==> flow/design.v (excerpt) <==
module sig_altmult_add
(
	input signed [15:0] dataa, datab, datac, datad,
	input 		clock, aclr,
	output reg 	[32:0] result
);
	reg signed	[15:0] dataa_reg, datab_reg, datac_reg, datad_reg;
	reg signed	[31:0] mult0_result, mult1_result;
	always @ (posedge clock or posedge aclr) begin
    	if (aclr) begin
			dataa_reg <= {16{1'b0}};
			datab_reg <= {16{1'b0}};
			datac_reg <= {16{1'b0}};
			datad_reg <= {16{1'b0}};
			mult0_result <= {32{1'b0}};
			mult1_result <= {32{1'b0}};
			result <= {33{1'b0}};
		end
		else begin
			dataa_reg <= dataa;
			datab_reg <= datab;
			datac_reg <= datac;
			datad_reg <= datad;
			mult0_result <= dataa_reg * datab_reg;
			mult1_result <= datac_reg * datad_reg;
			result <= mult0_result + mult1_result;
		end
	end
endmodule
clock: 11.5 ns
lec_check: 0
cap_margin: 20
cell_pad_in_sites_global_placement: 2
core_margin: 9
core_utilization: 40
gpl_timing_driven: 0
place_density_lb_addon: 0.2
slew_margin: 20
run.sh (not shown) runs the stock make flow with config.mk's settings and CLKGATE_MAP_FILE=.
The baseline finished with timing, DRC and antenna clean.
Then changed:
ABC_AREA = 1   (was default)
CELL_PAD_IN_SITES_GLOBAL_PLACEMENT = default   (was 2)
CORE_MARGIN = 2   (was 9)
CORE_UTILIZATION = 68   (was 40)
CTS_CLUSTER_SIZE = 99   (was default)
GPL_TIMING_DRIVEN = default   (was 0)
PLACE_DENSITY_LB_ADDON = default   (was 0.2)
TNS_END_PERCENT = 5   (was default)
clock period = 4.01 ns   (was 11.5 ns; I/O delays follow)
Outcome:
- With this change the flow completed and failed the layout checks on negative setup slack
- cell count grows by 26%
- non-clock buffer count grows by 291
- setup slack degrades by 5800 ps
- cell area grows by 24%
- die size shrinks by 41%
- utilization grows by 41 points
- wire length grows by 54%
- synthesized cell count grows by 39%
- worst hold slack degrades by 23 ps
- via count grows by 50%
Then changed:
ABC_AREA = default   (was 1)
CORE_UTILIZATION = 36   (was 68)
CTS_CLUSTER_SIZE = default   (was 99)
TNS_END_PERCENT = default   (was 5)
clock period = 6.78 ns   (was 4.01 ns; I/O delays follow)
Outcome: The changed run finished with timing, DRC and antenna clean. Critical path depth does not change. Clock skew decreases by 8.3 ps. Count of clock-buffer cells in the layout shrinks by 3. Via count shrinks by a quarter to a third. Global-route usage drops by 26 points. Worst setup slack gains 2000 ps.
Then changed:
CORE_UTILIZATION = 66   (was 36)
SETUP_SLACK_MARGIN = 1.18   (was default)
clock period = 5.18 ns   (was 6.78 ns; I/O delays follow)
Result: This time the run produced a layout that fails on negative setup slack. Flip-flop count does not change. Sequential share of layout area is lower by 1.8 points. Worst setup slack got worse by 1200 ps. Fmax climbs by about 7%. Final area goes up by about 15%. Count of clock-buffer cells in the layout climbs by 1. Critical path depth grows by 1. Die size falls by 45%.


Starting RTL as in the previous note.
Settings: LEC_CHECK=0, CAP_MARGIN=20, CORE_ASPECT_RATIO=0.95, CORE_MARGIN=2, CORE_UTILIZATION=45, CTS_CLUSTER_DIAMETER=140, CTS_CLUSTER_SIZE=100, HOLD_SLACK_MARGIN=0.16, SLEW_MARGIN=20, TNS_END_PERCENT=35; clock period 7.0 ns.
==> next run, changes <==
CORE_UTILIZATION = 65   (was 45)
CTS_CLUSTER_DIAMETER = 229   (was 140)
GPL_ROUTABILITY_DRIVEN = 0   (was not set)
The changed run produced a clean layout; sequential share of layout area hardly moves; core utilization increases by 22 points; via count increases slightly.
==> next run, changes <==
CORE_ASPECT_RATIO = not set   (was 0.95)
CORE_UTILIZATION = 59   (was 65)
CTS_CLUSTER_DIAMETER = not set   (was 229)
CTS_CLUSTER_SIZE = not set   (was 100)
GPL_ROUTABILITY_DRIVEN = not set   (was 0)
HOLD_SLACK_MARGIN = not set   (was 0.16)
TNS_END_PERCENT = not set   (was 35)
clock period = 4.63 ns   (was 7.0 ns; I/O delays follow)
Effect:
- This time the run completed, yet does not pass: setup timing
- core utilization went up by 4.9 points
- via count climbs by roughly a tenth
- fmax rose by roughly a tenth
- routed wire length rises by about a fifth
- setup slack got worse by 1.7 ns
- clock-buffer cell count drops by 1
- synthesized cell count stays the same
- area after synthesis stays the same
- cell count came out higher by about a fifth
- design area increases by about a fifth
==> next run, changes <==
CORE_UTILIZATION = 57   (was 59)
CTS_CLUSTER_DIAMETER = 211   (was not set)
CTS_CLUSTER_SIZE = 42   (was not set)
SETUP_SLACK_MARGIN = 1.44   (was not set)
clock period = 5.18 ns   (was 4.63 ns; I/O delays follow)
=> The new run finished but fails on setup timing. Clock skew goes up by 0.0035 ns. Utilization shrinks by 3.4 points. Setup slack improves by 0.52 ns. Worst hold slack barely changes. Cell count came out lower by 0.65%. Via count shrinks by about 0.46%. Die area goes up by 3.4%. Fmax is lower by 0.42%. Wire length increases by about 0.6%.
